## zinc
Design CLOCK_TOP, start of the top module:
module CLOCK_TOP( 
	   SEG0, SEG1, SEG2, SEG3, SEG4, SEG5, SEG6, SEG7, LED, BUZ_OUT,
	   CLK50M, KEY1, KEY2, KEY3, SW0, SW1, SW2, SW3, SW4, SW5, KNOCK,
	   SENSOR, ROT_A, ROT_B
	   );
   input CLK50M, KEY1, KEY2, KEY3, SW0, SW1, SW2, SW3, SW4, SW5, KNOCK, SENSOR, ROT_A, ROT_B;
   output [6:0] SEG0, SEG1, SEG2, SEG3, SEG4, SEG5, SEG6, SEG7;
   output [17:0] LED;
   output 	 BUZ_OUT;
   wire 	 CLK1K, CLK10K, EN1K, EN10K, CLEAN_KEY1, CLEAN_KEY2, CLEAN_KEY3, CLEAN_SW1, CLEAN_SW2, CLEAN_SW3, CLEAN_SW4, CLEAN_SW5, ALARM, FIRE_ALARM, FIRE_VALID, PWM_ACT, FIRE_BUZ, KNOCK_LED_BUZ;
   wire [7:0] 	 SEC, MIN, HOUR, DAY;
   wire [7:0] 	 SEC_SET, MIN_SET, HOUR_SET, DAY_SET;
   wire [7:0] 	 SW_SEC, SW_MIN, SW_HOUR, SW_DAY;
   assign BUZ_OUT = (FIRE_VALID) ? FIRE_BUZ : KNOCK_LED_BUZ;
   GENCLK1K
     UGENCLK1K
       ( 
	.RSTN				(SW0),
	.CLK1K				(CLK1K),
	.EN1K				(EN1K),
	.CLK50M				(CLK50M));
   GENCLK10K
     UGENCLK10K
       ( 
	.RSTN					(SW0),
	.CLK10K				(CLK10K),
	.EN10K				(EN10K),
	.CLK50M				(CLK50M));
   DEBOUNCE #(.SET(1'b1))
   UDEBOUNCE_KEY1
     ( 
      .KEY_OUT				(CLEAN_KEY1),
      .KEY_IN				(KEY1),
      .RSTN				(SW0),
      .CLK				(CLK50M),
      .EN1K				(EN1K));
   DEBOUNCE #(.SET(1'b1))
   UDEBOUNCE_KEY2
     ( 
      .KEY_OUT				(CLEAN_KEY2),
      .KEY_IN				(KEY2),
      .RSTN				(SW0),
      .CLK				(CLK50M),
      .EN1K				(EN1K));
  ...
Size in the first run: roughly 2,200 cells after synthesis, roughly 89 I/O pins, about 19,000 µm² of cells after synthesis.
clock: 5.34 ns
lec_check: 0
abc_area: 0
cap_margin: 35
core_margin: 4
core_utilization: 69
cts_cluster_size: 36
min_routing_layer: met2
place_density: 0.65
setup_slack_margin: 1.21
slew_margin: 20
run.sh (not shown) runs the stock make flow with config.mk's settings and CLKGATE_MAP_FILE=.
Edits applied to the flow inputs when going from zinc to violet:
- a deleted ABC_AREA that had been 0
- a change of CORE_UTILIZATION from 69 to 68
- a change of CORE_MARGIN from 4 to 2
- a deleted SETUP_SLACK_MARGIN that had been 1.21
- a change of CAP_MARGIN from 35 to 20
- a deleted CTS_CLUSTER_SIZE that had been 36
- a deleted PLACE_DENSITY that had been 0.65
- a deleted MIN_ROUTING_LAYER that had been met2
- a change of the clock period (ns, I/O delays scaled along) from 5.34 to 6.79
Findings:
- violet — sequential share of layout area 0.28 points higher, zinc as reference
- On violet: vertical extent of the die is 2.8 µm lower than what zinc gave.
- Delta (violet minus zinc): wire length on met2 moved down, share of power burned in the clock network climbed 1.3 points.
What raven does differently from violet at the input level:
- swapping 68 for 64 in CORE_UTILIZATION
- putting CTS_CLUSTER_SIZE at 100 where nothing was set
- swapping 6.79 for 8.05 in the clock period (ns, I/O delays scaled along)
Results
- raven finished end to end and its layout was clean on timing, DRC and antenna.
- As far as yosys-reported design area after synthesis goes, violet and raven are indistinguishable; the numbers are identical.
- On share of the cycle needed by the critical path after routing, the higher figure sits with violet, not raven.
- Reported for raven and violet, deepest clock path buffer count turned out identical to the last digit.
- The run showing the greater met3 usage is violet.
- Fraction of area in multi-input gates: violet vs raven — no meaningful difference
- Compared with violet, in raven pin count of the biggest net entering global routing has decreased; die size now sits higher; power went down by about 17%; estimated wirelength of the detail-placed design has decreased; number of placed instances, taps included higher.
- Re cell area power density: raven is about 16% down on violet.


Setup of ember:
Starting RTL as in the previous note.
clock: 4.62 ns
lec_check: 0
abc_area: 0
cap_margin: 20
core_margin: 2
core_utilization: 72
cts_cluster_diameter: 195
cts_cluster_size: 14
place_density_lb_addon: 0.16
setup_slack_margin: 1.31
slew_margin: 20
tns_end_percent: 5
Input-level comparison between fjord and ember:
# ember
export LEC_CHECK = 0
export ABC_AREA = 0
export CAP_MARGIN = 20
export CORE_MARGIN = 2
export CORE_UTILIZATION = 72
export CTS_CLUSTER_DIAMETER = 195
export CTS_CLUSTER_SIZE = 14
export PLACE_DENSITY_LB_ADDON = 0.16
export SETUP_SLACK_MARGIN = 1.31
export SLEW_MARGIN = 20
export TNS_END_PERCENT = 5
create_clock -name core_clock -period 4.62 [get_ports {CLK50M}]
# fjord
export LEC_CHECK = 0
export CAP_MARGIN = 20
export CORE_ASPECT_RATIO = 0.89
export CORE_MARGIN = 2
export CORE_UTILIZATION = 72
export CTS_CLUSTER_DIAMETER = 28
export CTS_CLUSTER_SIZE = 15
export HOLD_SLACK_MARGIN = -0.09
export PLACE_DENSITY_LB_ADDON = 0.27
export SETUP_SLACK_MARGIN = 1.31
export SLEW_MARGIN = 20
create_clock -name core_clock -period 4.62 [get_ports {CLK50M}]
Results
fjord never completed; the flow aborted with a tool error in 5_1_grt. [compare] base=ember new=fjord: CTS sink count neither gained nor lost much; height of the chip shows a reduction of about 5.5%; H-tree level count rose 2. Re post-synthesis net count: no difference whatsoever between fjord and ember. fjord against ember: die area did not really move, width of the chip went up. fjord — floorplan-stage core utilization 0.40 points lower, ember as reference. Total CTS buffers up 170% in fjord wrt ember. Post-CTS setup buffer count in fjord is about 160% above ember.
Modified inputs, garnet compared to fjord
# fjord
export LEC_CHECK = 0
export CAP_MARGIN = 20
export CORE_ASPECT_RATIO = 0.89
export CORE_MARGIN = 2
export CORE_UTILIZATION = 72
export CTS_CLUSTER_DIAMETER = 28
export CTS_CLUSTER_SIZE = 15
export HOLD_SLACK_MARGIN = -0.09
export PLACE_DENSITY_LB_ADDON = 0.27
export SETUP_SLACK_MARGIN = 1.31
export SLEW_MARGIN = 20
create_clock -name core_clock -period 4.62 [get_ports {CLK50M}]
# garnet
export LEC_CHECK = 0
export ABC_AREA = 1
export CAP_MARGIN = 0
export CORE_MARGIN = 2
export CORE_UTILIZATION = 72
export CTS_CLUSTER_DIAMETER = 317
export CTS_CLUSTER_SIZE = 14
export GPL_ROUTABILITY_DRIVEN = 0
export PLACE_DENSITY_LB_ADDON = 0.02
export SETUP_SLACK_MARGIN = 1.31
export SLEW_MARGIN = 20
create_clock -name core_clock -period 4.62 [get_ports {CLK50M}]
garnet closes out successfully: all stages finished, all timing, DRC and antenna checks passed. Lower total CTS buffers was reported by garnet, not fjord. Note that the number of placed cells counting well taps recorded for fjord amounts to 0.76 times the value seen in garnet. garnet — post-synth net total 32% higher, fjord as reference. Higher cell area after synthesis goes to garnet over fjord. Against fjord as the reference, garnet delivers a higher post-CTS setup buffer count. Adder and majority gate portion of the synthesized area: fjord and garnet compared, lower one is garnet. Number of distinct library cells after synthesis (fjord / garnet): 1.5. The setup slack after placement in garnet sits 0.17 ns below the value recorded for fjord.
Changes in tundra relative to garnet:
# garnet
export LEC_CHECK = 0
export ABC_AREA = 1
export CAP_MARGIN = 0
export CORE_MARGIN = 2
export CORE_UTILIZATION = 72
export CTS_CLUSTER_DIAMETER = 317
export CTS_CLUSTER_SIZE = 14
export GPL_ROUTABILITY_DRIVEN = 0
export PLACE_DENSITY_LB_ADDON = 0.02
export SETUP_SLACK_MARGIN = 1.31
export SLEW_MARGIN = 20
create_clock -name core_clock -period 4.62 [get_ports {CLK50M}]
# tundra
export LEC_CHECK = 0
export ABC_AREA = 1
export CAP_MARGIN = 0
export CORE_MARGIN = 2
export CORE_UTILIZATION = 72
export CTS_CLUSTER_DIAMETER = 397
export CTS_CLUSTER_SIZE = 11
export HOLD_SLACK_MARGIN = 0.3
export SETUP_SLACK_MARGIN = 0.68
export SLEW_MARGIN = 20
create_clock -name core_clock -period 4.62 [get_ports {CLK50M}]
==> results <==
- tundra went all the way through the flow, and no timing, DRC or antenna check failed.
- garnet | status: complete | timing, DRC, antenna: pass
- Delta(number of non-clock buffers in the layout, tundra - garnet) < 0
- Taking tundra over garnet, the final total power ratio works out to 1.07.
- Of the two values seen for worst setup path endpoint, SEG1[1] was produced by tundra and SEG0[5] by garnet.
- When the final numbers for garnet and tundra were put side by side, the worst stage delay on the critical path turned out to be greater in tundra.


CLOCK_TOP again, from the RTL that the note above started with.
## CLOCK_TOP
module CLOCK_TOP( 
	   SEG0, SEG1, SEG2, SEG3, SEG4, SEG5, SEG6, SEG7, LED, BUZ_OUT,
	   CLK50M, KEY1, KEY2, KEY3, SW0, SW1, SW2, SW3, SW4, SW5, KNOCK,
	   SENSOR, ROT_A, ROT_B
	   );
Settings: LEC_CHECK=0, CAP_MARGIN=20, CORE_MARGIN=2, CORE_UTILIZATION=61, HOLD_SLACK_MARGIN=0.28, PLACE_DENSITY_LB_ADDON=0.12, SETUP_SLACK_MARGIN=3.28, SLEW_MARGIN=0, TNS_END_PERCENT=5; clock period 11.2 ns.
The first run completed with no timing, DRC or antenna violations.
Then changed:
- HOLD_SLACK_MARGIN: 0.28 -> unset
- PLACE_DENSITY_LB_ADDON: 0.12 -> unset
- SETUP_SLACK_MARGIN: 3.28 -> unset
- SLEW_MARGIN: 0 -> 20
- TNS_END_PERCENT: 5 -> unset
- clock period: 11.2 -> 8.72 ns (I/O delays scaled with it)
Effect:
- total power goes up by 28%
- via count goes down by about 2.5%
- register-to-register slack got worse by 1800 ps
- design area hardly moves
- non-clock buffer count goes up by 3
- synthesized cell count stays the same
- global-route usage goes down by 0.21 points
Then changed:
- CORE_UTILIZATION: 61 -> 30
- clock period: 8.72 -> 8.31 ns (I/O delays scaled with it)
Outcome: The changed run completed with no timing, DRC or antenna violations; routed wire length increases by 7.4%; sequential power increases by about 5%; core utilization decreases by 35 points; count of clock-buffer cells in the layout decreases by 2; synthesized cell count stays the same; total power increases by 6.3%; worst setup slack degrades by 590 ps; cell count increases by 17%.
Then changed:
- CORE_UTILIZATION: 30 -> 40
- SETUP_SLACK_MARGIN: unset -> 1.02
Via count falls by about 0.34%.
Power falls by about 1.7%.
Cell area falls by 1.4%.
Then changed:
- CORE_ASPECT_RATIO: unset -> 1.02
- CORE_UTILIZATION: 40 -> 34
- SETUP_SLACK_MARGIN: 1.02 -> unset
- clock period: 8.31 -> 20.0 ns (I/O delays scaled with it)
The new run went through all stages and came out clean.
Global-route usage shrinks by 2.4 points.
Non-clock buffer count shrinks by 1.
Power shrinks by 54%.
Routed wire length grows by 1.8%.
Utilization shrinks by 5.9 points.
Register-to-register slack improves by 12000 ps.
Then changed:
- CORE_ASPECT_RATIO: 1.02 -> unset
- CORE_UTILIZATION: 34 -> 40
- clock period: 20.0 -> 8.31 ns (I/O delays scaled with it)
Outcome:
- clock power increases by 99%
- flip-flop count does not change
- setup slack got worse by 8600 ps
- count of clock-buffer cells in the layout goes up by 4
- cell area came out lower by 1.7%
- via count went down by 0.81%
- hold slack barely changes
- total power rises by 120%
- core utilization climbs by 5.9 points


## job 6269
CLOCK_TOP again, from the RTL that the note above started with.
==> flow/config.mk <==
export PLATFORM = sky130hd
export DESIGN_NAME = CLOCK_TOP
export DESIGN_NICKNAME = CLOCK_TOP
export VERILOG_FILES = /design/flow/design.v
export SDC_FILE = /design/flow/constraint.sdc
export NUM_CORES = 4
export LEC_CHECK = 0
export ABC_AREA = 0
export CAP_MARGIN = 30
export CELL_PAD_IN_SITES_DETAIL_PLACEMENT = 2
export CORE_ASPECT_RATIO = 1.86
export CORE_MARGIN = 9
export CORE_UTILIZATION = 32
export CTS_CLUSTER_SIZE = 93
export GPL_ROUTABILITY_DRIVEN = 0
export HOLD_SLACK_MARGIN = 0.16
export MAX_ROUTING_LAYER = met5
export MIN_ROUTING_LAYER = met1
export PLACE_DENSITY = 0.39
export SETUP_SLACK_MARGIN = 0.86
export SLEW_MARGIN = 20
export TNS_END_PERCENT = 10
==> flow/constraint.sdc <==
create_clock -name core_clock -period 12.3 [get_ports {CLK50M}]
set_input_delay 2.4600 -clock core_clock [delete_from_list [all_inputs] [get_ports {CLK50M}]]
set_output_delay 2.4600 -clock core_clock [all_outputs]
set_load 0.01 [all_outputs]
Modified inputs, job 3861 compared to job 6269
-- flow/config.mk --
<<< job 6269, line 10
export CELL_PAD_IN_SITES_DETAIL_PLACEMENT = 2
>>> job 3861, line 10
<<< job 6269, line 15
export GPL_ROUTABILITY_DRIVEN = 0
export HOLD_SLACK_MARGIN = 0.16
export MAX_ROUTING_LAYER = met5
>>> job 3861, line 14
export HOLD_SLACK_MARGIN = 0.07
export MAX_ROUTING_LAYER = met4
Findings:
Job 3861 finished every stage and its layout cleared the timing, design-rule and antenna checks. Shortest clock period the worst path allows after layout came out lower on job 3861 than on job 6269. The lower setup slack after layout of job 6269 and job 3861 is in job 6269. ~same number of levels in the clock H-tree in job 6269 and job 3861. Comparing job 6269 with job 3861, the cell area came out essentially unchanged. Register share of total power for job 3861: 0.2 points up relative to job 6269. There was hardly any difference in sequential share of layout area between job 6269 and job 3861. The minimum setup slack after placement of job 3861 was superior to that of job 6269.
Relative to job 3861, the following input files were edited for job 6789:
-- flow/config.mk --
<<< job 3861, line 8
export ABC_AREA = 0
>>> job 6789, line 8
export ABC_AREA = 1
<<< job 3861, line 14
export HOLD_SLACK_MARGIN = 0.07
export MAX_ROUTING_LAYER = met4
>>> job 6789, line 14
export MAX_ROUTING_LAYER = met5
<<< job 3861, line 17
export PLACE_DENSITY = 0.39
>>> job 6789, line 16
### Flow results
Status: routing usage on met3 parity (job 6789, job 3861)
In the flow results for job 6789 and job 3861, the total power is larger on job 3861.
Job 6789 vs job 3861, actual transition at the worst max-transition pin went down by 0.12 ns.
Critical path capture point: SEG3[3] -> job 3861, SEG4[5] -> job 6789
Compared with job 3861, job 6789 shows a share of total power in the clock network that is 1.2 points lower.
Core utilization before placement essentially unchanged between job 6789 and job 3861.
Diff job 3861 -> job 6789: area fraction in compound gates shows a reduction of 8.0 points, total internal power shows a reduction of 1.5%.
Cell type of the slowest stage on the worst timing path = sky130_fd_sc_hd__dfrtp_4: job 6789; cell type of the slowest stage on the worst timing path = sky130_fd_sc_hd__mux2i_1: job 3861


CLOCK_TOP again, from the RTL that the note above started with.
## CLOCK_TOP
module CLOCK_TOP( 
	   SEG0, SEG1, SEG2, SEG3, SEG4, SEG5, SEG6, SEG7, LED, BUZ_OUT,
	   CLK50M, KEY1, KEY2, KEY3, SW0, SW1, SW2, SW3, SW4, SW5, KNOCK,
	   SENSOR, ROT_A, ROT_B
	   );
export LEC_CHECK = 0
export ABC_AREA = 1
export CAP_MARGIN = 30
export CORE_ASPECT_RATIO = 1.51
export CORE_MARGIN = 9
export CORE_UTILIZATION = 72
export CTS_CLUSTER_SIZE = 52
export MAX_ROUTING_LAYER = met4
export MIN_ROUTING_LAYER = met1
export PLACE_DENSITY = 0.36
export SETUP_SLACK_MARGIN = 3.09
export SLEW_MARGIN = 15
export TNS_END_PERCENT = 5
create_clock -name core_clock -period 10.4 [get_ports {CLK50M}]
Edit:
==> flow/config.mk (replaced) <==
export PLATFORM = sky130hd
export DESIGN_NAME = CLOCK_TOP
export DESIGN_NICKNAME = CLOCK_TOP
export VERILOG_FILES = /design/flow/design.v
export SDC_FILE = /design/flow/constraint.sdc
export NUM_CORES = 4
export LEC_CHECK = 0
export ABC_AREA = 1
export CAP_MARGIN = 30
export CORE_MARGIN = 3
export CORE_UTILIZATION = 72
export CTS_CLUSTER_SIZE = 14
export GPL_ROUTABILITY_DRIVEN = 0
export MAX_ROUTING_LAYER = met4
export MIN_ROUTING_LAYER = met1
export PLACE_DENSITY_LB_ADDON = 0.06
export SETUP_SLACK_MARGIN = 1.36
export SLEW_MARGIN = 20
export TNS_END_PERCENT = 65
==> flow/constraint.sdc (replaced) <==
create_clock -name core_clock -period 4.62 [get_ports {CLK50M}]
set_input_delay 0.9240 -clock core_clock [delete_from_list [all_inputs] [get_ports {CLK50M}]]
set_output_delay 0.9240 -clock core_clock [all_outputs]
set_load 0.01 [all_outputs]
After rerunning: Now the flow did not get past global routing (5_1_grt). Synthesized area is unchanged. Die area came out lower by roughly a tenth. Synthesized cell count stays the same.
Edit:
==> flow/config.mk (replaced) <==
export PLATFORM = sky130hd
export DESIGN_NAME = CLOCK_TOP
export DESIGN_NICKNAME = CLOCK_TOP
export VERILOG_FILES = /design/flow/design.v
export SDC_FILE = /design/flow/constraint.sdc
export NUM_CORES = 4
export LEC_CHECK = 0
export ABC_AREA = 0
export CAP_MARGIN = 0
export CORE_MARGIN = 2
export CORE_UTILIZATION = 72
export CTS_CLUSTER_SIZE = 14
export MAX_ROUTING_LAYER = met4
export MIN_ROUTING_LAYER = met1
export PLACE_DENSITY_LB_ADDON = 0.06
export SETUP_SLACK_MARGIN = 1.31
export SLEW_MARGIN = 20
export TNS_END_PERCENT = 65
Outcome: Now the flow went through all stages and came out clean; synthesized area drops by a little under a tenth; die area shrinks by roughly a tenth; synthesized cell count falls by a quarter to a third.
Edit:
==> flow/config.mk (replaced) <==
export PLATFORM = sky130hd
export DESIGN_NAME = CLOCK_TOP
export DESIGN_NICKNAME = CLOCK_TOP
export VERILOG_FILES = /design/flow/design.v
export SDC_FILE = /design/flow/constraint.sdc
export NUM_CORES = 4
export LEC_CHECK = 0
export ABC_AREA = 0
export CAP_MARGIN = 20
export CORE_MARGIN = 2
export CORE_UTILIZATION = 72
export CTS_CLUSTER_DIAMETER = 27
export CTS_CLUSTER_SIZE = 14
export PLACE_DENSITY_LB_ADDON = 0.16
export SETUP_SLACK_MARGIN = 1.31
export SLEW_MARGIN = 20
Area after synthesis is unchanged; total power rises by 42%; clock skew rose by 12 ps; utilization increases by 6.4 points; wire length climbs by 42%; sequential share of layout area fell by 2.5 points; critical path depth came out higher by 2.
Edit:
--- a/flow/config.mk
+++ b/flow/config.mk
@@ -7,10 +7,12 @@
 export LEC_CHECK = 0
 export ABC_AREA = 0
-export CAP_MARGIN = 20
+export CAP_MARGIN = 40
 export CORE_MARGIN = 2
 export CORE_UTILIZATION = 72
-export CTS_CLUSTER_DIAMETER = 27
 export CTS_CLUSTER_SIZE = 14
+export MAX_ROUTING_LAYER = met4
+export MIN_ROUTING_LAYER = met1
 export PLACE_DENSITY_LB_ADDON = 0.16
 export SETUP_SLACK_MARGIN = 1.31
 export SLEW_MARGIN = 20
+export TNS_END_PERCENT = 65
Effect:
- worst hold slack improves by 97 ps
- worst setup slack improves by 91 ps
- fmax climbs by 2.5%
- critical path depth does not change
- via count drops by about 12%
- non-clock buffer count drops by 12
- routed wire length drops by 21%
- area after synthesis does not change
Power and IR drop assume default switching activity.
